## processor
module processor(
  input clk,
  input rst,
  input [31:0] instruction,
  output [31:0] instruction_addr);
  wire b, w, i;
  wire [4:0] op;
  wire [4:0] imm;
  wire [4:0] dst1;
  wire [4:0] src1;
  wire [4:0] src2;
  wire [31:0] alu_out;
  wire [31:0] t1;
  wire [31:0] v1;
  wire [31:0] v2;
  assign t1 = i ? alu_out : imm;
  reg [31:0] pc;
  assign instruction_addr = pc;
  always @(posedge clk) begin
    if (rst)
      pc <= 0;
    else if (b)
      pc <= pc + t1;
    else
      pc <= pc + 1;
  end
  mem_registradores R(
    clk,
    w,
    dst1,
    src1,
    src2,
    v1,
    v2,
    t1);
  alu A(
    v1,
    v2,
    op,
    alu_out);
  inst_decoder D(
    instruction, 
    b, 
    w, 
    op, 
    i, 
    imm, 
    dst1, 
    src1, 
    src2);
  endmodule
Size: ~1100 flip-flops, about 0.070 mm^2 of cells after synthesis.
make LEC_CHECK=0 CAP_MARGIN=20 CORE_MARGIN=2 CORE_UTILIZATION=59 MAX_ROUTING_LAYER=met4 PLACE_DENSITY=0.6 SLEW_MARGIN=20 finish   # period 8.75 ns
run.sh (not shown) runs the stock make flow with config.mk's settings and CLKGATE_MAP_FILE=.
The baseline ran to the end with violations: setup timing.
Change:
- CORE_UTILIZATION: 59 -> 70
- CTS_CLUSTER_SIZE: not set -> 36
- PLACE_DENSITY: 0.6 -> 0.64
- clock period: 8.75 -> 8.77 ns (I/O delays scaled with it)
Result: This time the run died in 5_1_grt on GRT-0232. Synthesized cell count does not change. Die area shrinks by 16%. Synthesized area is unchanged.

The RTL this note starts from:
==> flow/design.v <==
module mem_registradores(
  input         clk,
  input         w,
  input  [4:0]  dst1,
  input  [4:0]  src1,
  input  [4:0]  src2,
  output [31:0] v1,
  output [31:0] v2,
  input  [31:0] t1);
reg [31:0] memory [31:0];
assign v1 = memory[src1];
assign v2 = memory[src2];
always @(posedge clk) begin
  if (w) begin
    memory[dst1] <= t1;
  end
end
endmodule
module alu(
  input [31:0] v1,
  input [31:0] v2,
  input [4:0]  op,
  output [31:0] alu_out);
reg [31:0] alu_out_reg;
assign alu_out = alu_out_reg;
always @(v1, v2, op) begin
  case(op)
    0: alu_out_reg = v1 + v2;
    1: alu_out_reg = v1 - v2;
    2: alu_out_reg = v1 * v2;
    3: alu_out_reg = v1 << v2;
    4: alu_out_reg = v1 & v2;
    5: alu_out_reg = v1 | v2;
    default: alu_out_reg = 32'd0;
  endcase
end
endmodule
module inst_decoder(
  input [31:0] instruction,
  output b,  
  output w,  
  output [4:0] op,  
  output i,  
  output [4:0] imm,  
  output [4:0] dst1,  
  output [4:0] src1,  
  output [4:0] src2);  
  assign op   = instruction[31:27];
  assign b    = instruction[26];
  assign w    = instruction[25];
  assign i    = instruction[24];
  assign dst1 = instruction[23:19];
  assign src1 = instruction[18:14];
  assign src2 = instruction[13:9];
  assign imm  = instruction[8:4];
endmodule
module processor(
  input clk,
  input rst,
  input [31:0] instruction,
  output [31:0] instruction_addr);
  wire b, w, i;
  wire [4:0] op;
  wire [4:0] imm;
  wire [4:0] dst1;
  wire [4:0] src1;
  wire [4:0] src2;
  wire [31:0] alu_out;
  wire [31:0] t1;
  wire [31:0] v1;
  wire [31:0] v2;
  assign t1 = i ? alu_out : imm;
  reg [31:0] pc;
  assign instruction_addr = pc;
  always @(posedge clk) begin
    if (rst)
      pc <= 0;
    else if (b)
      pc <= pc + t1;
    else
      pc <= pc + 1;
  end
  mem_registradores R(
    clk,
    w,
    dst1,
    src1,
    src2,
    v1,
    v2,
    t1);
  alu A(
    v1,
    v2,
    op,
    alu_out);
  inst_decoder D(
    instruction, 
    b, 
    w, 
    op, 
    i, 
    imm, 
    dst1, 
    src1, 
    src2);
  endmodule
==> flow/config.mk <==
export PLATFORM = sky130hd
export DESIGN_NAME = processor
export DESIGN_NICKNAME = processor
export VERILOG_FILES = /design/flow/design.v
export SDC_FILE = /design/flow/constraint.sdc
export NUM_CORES = 4
export LEC_CHECK = 0
export ABC_AREA = 1
export CAP_MARGIN = 40
export CELL_PAD_IN_SITES_DETAIL_PLACEMENT = 2
export CORE_MARGIN = 2
export CORE_UTILIZATION = 24
export CTS_CLUSTER_DIAMETER = 290
export CTS_CLUSTER_SIZE = 16
export MAX_ROUTING_LAYER = met4
export SLEW_MARGIN = 20
==> flow/constraint.sdc <==
create_clock -name core_clock -period 12.5 [get_ports {clk}]
set_input_delay 2.5000 -clock core_clock [delete_from_list [all_inputs] [get_ports {clk}]]
set_output_delay 2.5000 -clock core_clock [all_outputs]
set_load 0.01 [all_outputs]
The starting point reached the layout checks and failed them: max-capacitance violations, max-slew violations, negative setup slack.
Then changed:
- ABC_AREA: 1 -> default
- CAP_MARGIN: 40 -> 20
- CELL_PAD_IN_SITES_DETAIL_PLACEMENT: 2 -> default
- CORE_UTILIZATION: 24 -> 70
- CTS_CLUSTER_DIAMETER: 290 -> default
- CTS_CLUSTER_SIZE: 16 -> 36
- MAX_ROUTING_LAYER: met4 -> default
- clock period: 12.5 -> 10.7 ns (I/O delays scaled with it)
The changed run finished with negative setup slack left.
Worst setup slack gains 1.8 ns.
Design area goes down by 6.0%.
Core utilization goes up by 57 points.
Register-to-register slack gains 0.91 ns.
Worst hold slack loses 0.036 ns.
Count of clock-buffer cells in the layout goes up by 38.
Critical path depth goes up by 2.
Then changed:
- CORE_ASPECT_RATIO: default -> 0.68
- CORE_UTILIZATION: 70 -> 40
- CTS_CLUSTER_SIZE: 36 -> default
- GPL_TIMING_DRIVEN: default -> 0
- HOLD_SLACK_MARGIN: default -> 0.27
- MAX_ROUTING_LAYER: default -> met4
- PLACE_DENSITY: default -> 0.6
- SLEW_MARGIN: 20 -> 0
- clock period: 10.7 -> 12.5 ns (I/O delays scaled with it)
Effect: The changed run completed and failed the layout checks on negative setup slack; routed wire length climbs by about 9%; hold slack improved by 0.015 ns; register-to-register slack improved by 1.4 ns; worst setup slack improved by 0.77 ns; design area drops by 0.95%.
Then changed:
- CORE_ASPECT_RATIO: 0.68 -> default
- CORE_UTILIZATION: 40 -> 66
- CTS_CLUSTER_SIZE: default -> 58
- GPL_TIMING_DRIVEN: 0 -> default
- HOLD_SLACK_MARGIN: 0.27 -> default
- MAX_ROUTING_LAYER: met4 -> default
- PLACE_DENSITY: 0.6 -> default
- SLEW_MARGIN: 0 -> 20
- clock period: 12.5 -> 7.12 ns (I/O delays scaled with it)
After rerunning: The changed run ran to the end with violations: negative setup slack. Clock skew is higher by 0.040 ns. Via count is higher by roughly a tenth.
